Design FFT_TOB, start of the top module:
module FFT_TOB  # ( parameter   DEPTH_BUTTER_ONE    = 8    ,
                                DEPTH_BUTTER_TWO    = 4    ,
                                DEPTH_BUTTER_THREE  = 2    ,
                                DEPTH_BTTER_FOUR    = 1    ,  
                                WIDTH               = 16   ,
                                STAGES              = 6    ,
                                FIXED_POINT         = 11   )
( 
input     wire    signed      [WIDTH-1:0]     Input_re          ,
input     wire    signed      [WIDTH-1:0]     Input_Im          ,
input     wire                                cordic_Valid      ,
input     wire                                clk               ,
input     wire                                rst               ,
output    wire    signed      [WIDTH-1:0]     Output_FFT_Re     ,
output    wire    signed      [WIDTH-1:0]     Output_FFT_Im     ,
output    wire                                Data_Valid    
);
clock: 15.8 ns
lec_check: 0
abc_area: 0
cap_margin: 20
core_aspect_ratio: 1.05
core_margin: 2
core_utilization: 72
cts_cluster_diameter: 157
cts_cluster_size: 72
gpl_routability_driven: 1
hold_slack_margin: 0.28
min_routing_layer: met1
place_density_lb_addon: 0.0
setup_slack_margin: 4.67
slew_margin: 25
tns_end_percent: 30
run.sh (not shown) runs the stock make flow with config.mk's settings and CLKGATE_MAP_FILE=.
The first run did not get past global routing (5_1_grt).
Then changed:
ABC_AREA = not set   (was 0)
CORE_ASPECT_RATIO = not set   (was 1.05)
CORE_UTILIZATION = 66   (was 72)
CTS_CLUSTER_DIAMETER = not set   (was 157)
CTS_CLUSTER_SIZE = not set   (was 72)
GPL_ROUTABILITY_DRIVEN = not set   (was 1)
HOLD_SLACK_MARGIN = not set   (was 0.28)
MIN_ROUTING_LAYER = not set   (was met1)
PLACE_DENSITY_LB_ADDON = not set   (was 0.0)
SETUP_SLACK_MARGIN = not set   (was 4.67)
SLEW_MARGIN = 20   (was 25)
TNS_END_PERCENT = not set   (was 30)
clock period = 22.2 ns   (was 15.8 ns; I/O delays follow)
This time the run finished with negative setup slack left.
Area after synthesis does not change.
Die size climbs by a little under a tenth.
Synthesized cell count stays the same.
Then changed:
CORE_ASPECT_RATIO = 0.5   (was not set)
CORE_UTILIZATION = 72   (was 66)
CTS_CLUSTER_DIAMETER = 339   (was not set)
CTS_CLUSTER_SIZE = 100   (was not set)
PLACE_DENSITY = 0.39   (was not set)
SETUP_SLACK_MARGIN = -0.38   (was not set)
clock period = 12.3 ns   (was 22.2 ns; I/O delays follow)
This time the run aborted during global routing (5_1_grt).
Die area fell by 8.1%.
Area after synthesis stays the same.
Synthesized cell count does not change.
Then changed:
CELL_PAD_IN_SITES_GLOBAL_PLACEMENT = 2   (was not set)
CORE_ASPECT_RATIO = not set   (was 0.5)
CORE_UTILIZATION = 40   (was 72)
CTS_CLUSTER_DIAMETER = not set   (was 339)
CTS_CLUSTER_SIZE = not set   (was 100)
PLACE_DENSITY = not set   (was 0.39)
SETUP_SLACK_MARGIN = not set   (was -0.38)
TNS_END_PERCENT = 55   (was not set)
clock period = 27.0 ns   (was 12.3 ns; I/O delays follow)
The new run finished with timing, DRC and antenna clean.
Synthesized area does not change.
Die size is higher by 78%.
Synthesized cell count stays the same.
Then changed:
CELL_PAD_IN_SITES_GLOBAL_PLACEMENT = not set   (was 2)
TNS_END_PERCENT = not set   (was 55)
clock period = 18.9 ns   (was 27.0 ns; I/O delays follow)
With this change the flow produced a layout that fails on negative setup slack.
Synthesized area stays the same.
Clock-buffer cell count grows by 5.
Critical path depth falls by 5.
Cell count is higher by 6.0%.
Final area came out higher by 7.3%.
Global-route usage went down by 1.6 points.
Routed wire length came out lower by 6.0%.
Die size stays the same.
Via count grows by 6.6%.

* * *

v14:
Starting RTL as in the previous note.
## FFT_TOB
module FFT_TOB  # ( parameter   DEPTH_BUTTER_ONE    = 8    ,
                                DEPTH_BUTTER_TWO    = 4    ,
                                DEPTH_BUTTER_THREE  = 2    ,
                                DEPTH_BTTER_FOUR    = 1    ,  
                                WIDTH               = 16   ,
                                STAGES              = 6    ,
                                FIXED_POINT         = 11   )
( 
input     wire    signed      [WIDTH-1:0]     Input_re          ,
input     wire    signed      [WIDTH-1:0]     Input_Im          ,
input     wire                                cordic_Valid      ,
input     wire                                clk               ,
input     wire                                rst               ,
output    wire    signed      [WIDTH-1:0]     Output_FFT_Re     ,
output    wire    signed      [WIDTH-1:0]     Output_FFT_Im     ,
output    wire                                Data_Valid    
);
wire   [STAGES-1:0]   control_output        ;
wire                  multiplier_enable     ;
wire                  mux_selection         ;
wire     [WIDTH-1:0]  output_re_stage_one   ;
wire     [WIDTH-1:0]  output_im_stage_one   ;
wire     [WIDTH-1:0]  output_re_stage_two   ;
wire     [WIDTH-1:0]  output_im_stage_two   ;
wire     [WIDTH-1:0]  output_re_stage_three ;
wire     [WIDTH-1:0]  output_im_stage_three ;
wire     [WIDTH-1:0]  output_re_swap_one    ;
wire     [WIDTH-1:0]  output_im_swap_one    ;
wire     [WIDTH-1:0]  output_re_swap_two    ;
wire     [WIDTH-1:0]  output_im_swap_two    ;
wire     [WIDTH-1:0]  output_re_twiddle     ;
  ...
export LEC_CHECK = 0
export CAP_MARGIN = 20
export CELL_PAD_IN_SITES_GLOBAL_PLACEMENT = 2
export CORE_MARGIN = 2
export CORE_UTILIZATION = 40
export CTS_CLUSTER_DIAMETER = 391
export CTS_CLUSTER_SIZE = 14
export HOLD_SLACK_MARGIN = 0.11
export MAX_ROUTING_LAYER = met4
export PLACE_DENSITY = 0.93
export SLEW_MARGIN = 20
export TNS_END_PERCENT = 55
create_clock -name core_clock -period 24.2 [get_ports {clk}]
v14 completed end to end; final checks failed (negative setup slack).
Edits applied to the flow inputs when going from v14 to v12:
# v14
export LEC_CHECK = 0
export CAP_MARGIN = 20
export CELL_PAD_IN_SITES_GLOBAL_PLACEMENT = 2
export CORE_MARGIN = 2
export CORE_UTILIZATION = 40
export CTS_CLUSTER_DIAMETER = 391
export CTS_CLUSTER_SIZE = 14
export HOLD_SLACK_MARGIN = 0.11
export MAX_ROUTING_LAYER = met4
export PLACE_DENSITY = 0.93
export SLEW_MARGIN = 20
export TNS_END_PERCENT = 55
create_clock -name core_clock -period 24.2 [get_ports {clk}]
# v12
export LEC_CHECK = 0
export CAP_MARGIN = 5
export CELL_PAD_IN_SITES_GLOBAL_PLACEMENT = 2
export CORE_MARGIN = 2
export CORE_UTILIZATION = 40
export CTS_CLUSTER_DIAMETER = 391
export CTS_CLUSTER_SIZE = 14
export MAX_ROUTING_LAYER = met4
export PLACE_DENSITY_LB_ADDON = 0.25
export SETUP_SLACK_MARGIN = 5.0
export SLEW_MARGIN = 20
export TNS_END_PERCENT = 70
create_clock -name core_clock -period 24.2 [get_ports {clk}]
Notes after the runs:
The flow completed for v12, but it is not clean: the layout still shows negative setup slack.
The count of non-CTS buffers in the layout of v12 is lower than that of v14.
When the final numbers for v12 and v14 were put side by side, the critical path depth turned out to be smaller in v14.
Between v12 and v14, it is v12 whose wire length is higher, by 3.4%.
Compared to v14, v12 has count of final setup violators 3 lower.
v14 -> v12: pre-placement core utilization delta 0, exact match
The clock skew was comparable across v12 and v14.
The higher final area of v12 and v14 is in v12.
Relative to v14, worst setup slack increased by 0.20 ns in v12.
Slew at the pin with the worst max-slew slack, v12 and v14: lower on v14
The run showing the smaller global-route usage is v14.
v14 -> v12: number of detailed-route iterations in the first pass delta 0, exact match
#### Input delta (v25 over v12)
# v12
export LEC_CHECK = 0
export CAP_MARGIN = 5
export CELL_PAD_IN_SITES_GLOBAL_PLACEMENT = 2
export CORE_MARGIN = 2
export CORE_UTILIZATION = 40
export CTS_CLUSTER_DIAMETER = 391
export CTS_CLUSTER_SIZE = 14
export MAX_ROUTING_LAYER = met4
export PLACE_DENSITY_LB_ADDON = 0.25
export SETUP_SLACK_MARGIN = 5.0
export SLEW_MARGIN = 20
export TNS_END_PERCENT = 70
create_clock -name core_clock -period 24.2 [get_ports {clk}]
# v25
export LEC_CHECK = 0
export CAP_MARGIN = 20
export CORE_MARGIN = 2
export CORE_UTILIZATION = 64
export SLEW_MARGIN = 20
create_clock -name core_clock -period 40.4 [get_ports {clk}]
### Flow results
Per the final summary, v25 finished and its layout is clean on timing, DRC and antenna.
Summary — number of fillers in the final layout, v25 relative to v12: lower, by 5,721.
Taking v12 as the reference, in v25 total non-filler cell area in the finished layout decreased by about 15% relative to the old numbers.
What v28 does differently from v25 at the input level:
# v25
export LEC_CHECK = 0
export CAP_MARGIN = 20
export CORE_MARGIN = 2
export CORE_UTILIZATION = 64
export SLEW_MARGIN = 20
create_clock -name core_clock -period 40.4 [get_ports {clk}]
# v28
export LEC_CHECK = 0
export CAP_MARGIN = 20
export CORE_MARGIN = 2
export CORE_UTILIZATION = 40
export SLEW_MARGIN = 20
create_clock -name core_clock -period 26.6 [get_ports {clk}]
==> comparison <==
Comparing v28 and v25, the lower layout overhead on the synthesized area is on v25. Number of non-clock buffers in the layout for v28 is higher than for v25. v28 vs v25 — ratio of final minimum period to clock period rose 11 points. Looking at slowest cell on the critical path, the sky130_fd_sc_hd__o22ai_1 result is from v25; the sky130_fd_sc_hd__fa_1 one comes from v28. Summary of v28 over v25: delay of the slowest critical-path stage decreased 0.17 ns; number of search-and-repair iterations in the first detailed-routing pass went down by 1; final cell utilization of the core fell 20 points.
The inputs of v55 differ from those of v28 as listed below.
# v28
export LEC_CHECK = 0
export CAP_MARGIN = 20
export CORE_MARGIN = 2
export CORE_UTILIZATION = 40
export SLEW_MARGIN = 20
create_clock -name core_clock -period 26.6 [get_ports {clk}]
# v55
export LEC_CHECK = 0
export CAP_MARGIN = 20
export CORE_MARGIN = 2
export CORE_UTILIZATION = 50
export SETUP_SLACK_MARGIN = 3.42
export SLEW_MARGIN = 20
create_clock -name core_clock -period 12.7 [get_ports {clk}]
--- outcome ---
- Compared with v28, v55 shows non-filler instance count after layout that has gone up by a few percent.
- v55 finished all stages; however, its layout fails the closing checks, the failures being negative setup slack.
- Tap cell count went down by more than 10% going from v28 to v55.
- The die extent in x reported for v55 is smaller than that of v28 by 39 microns.
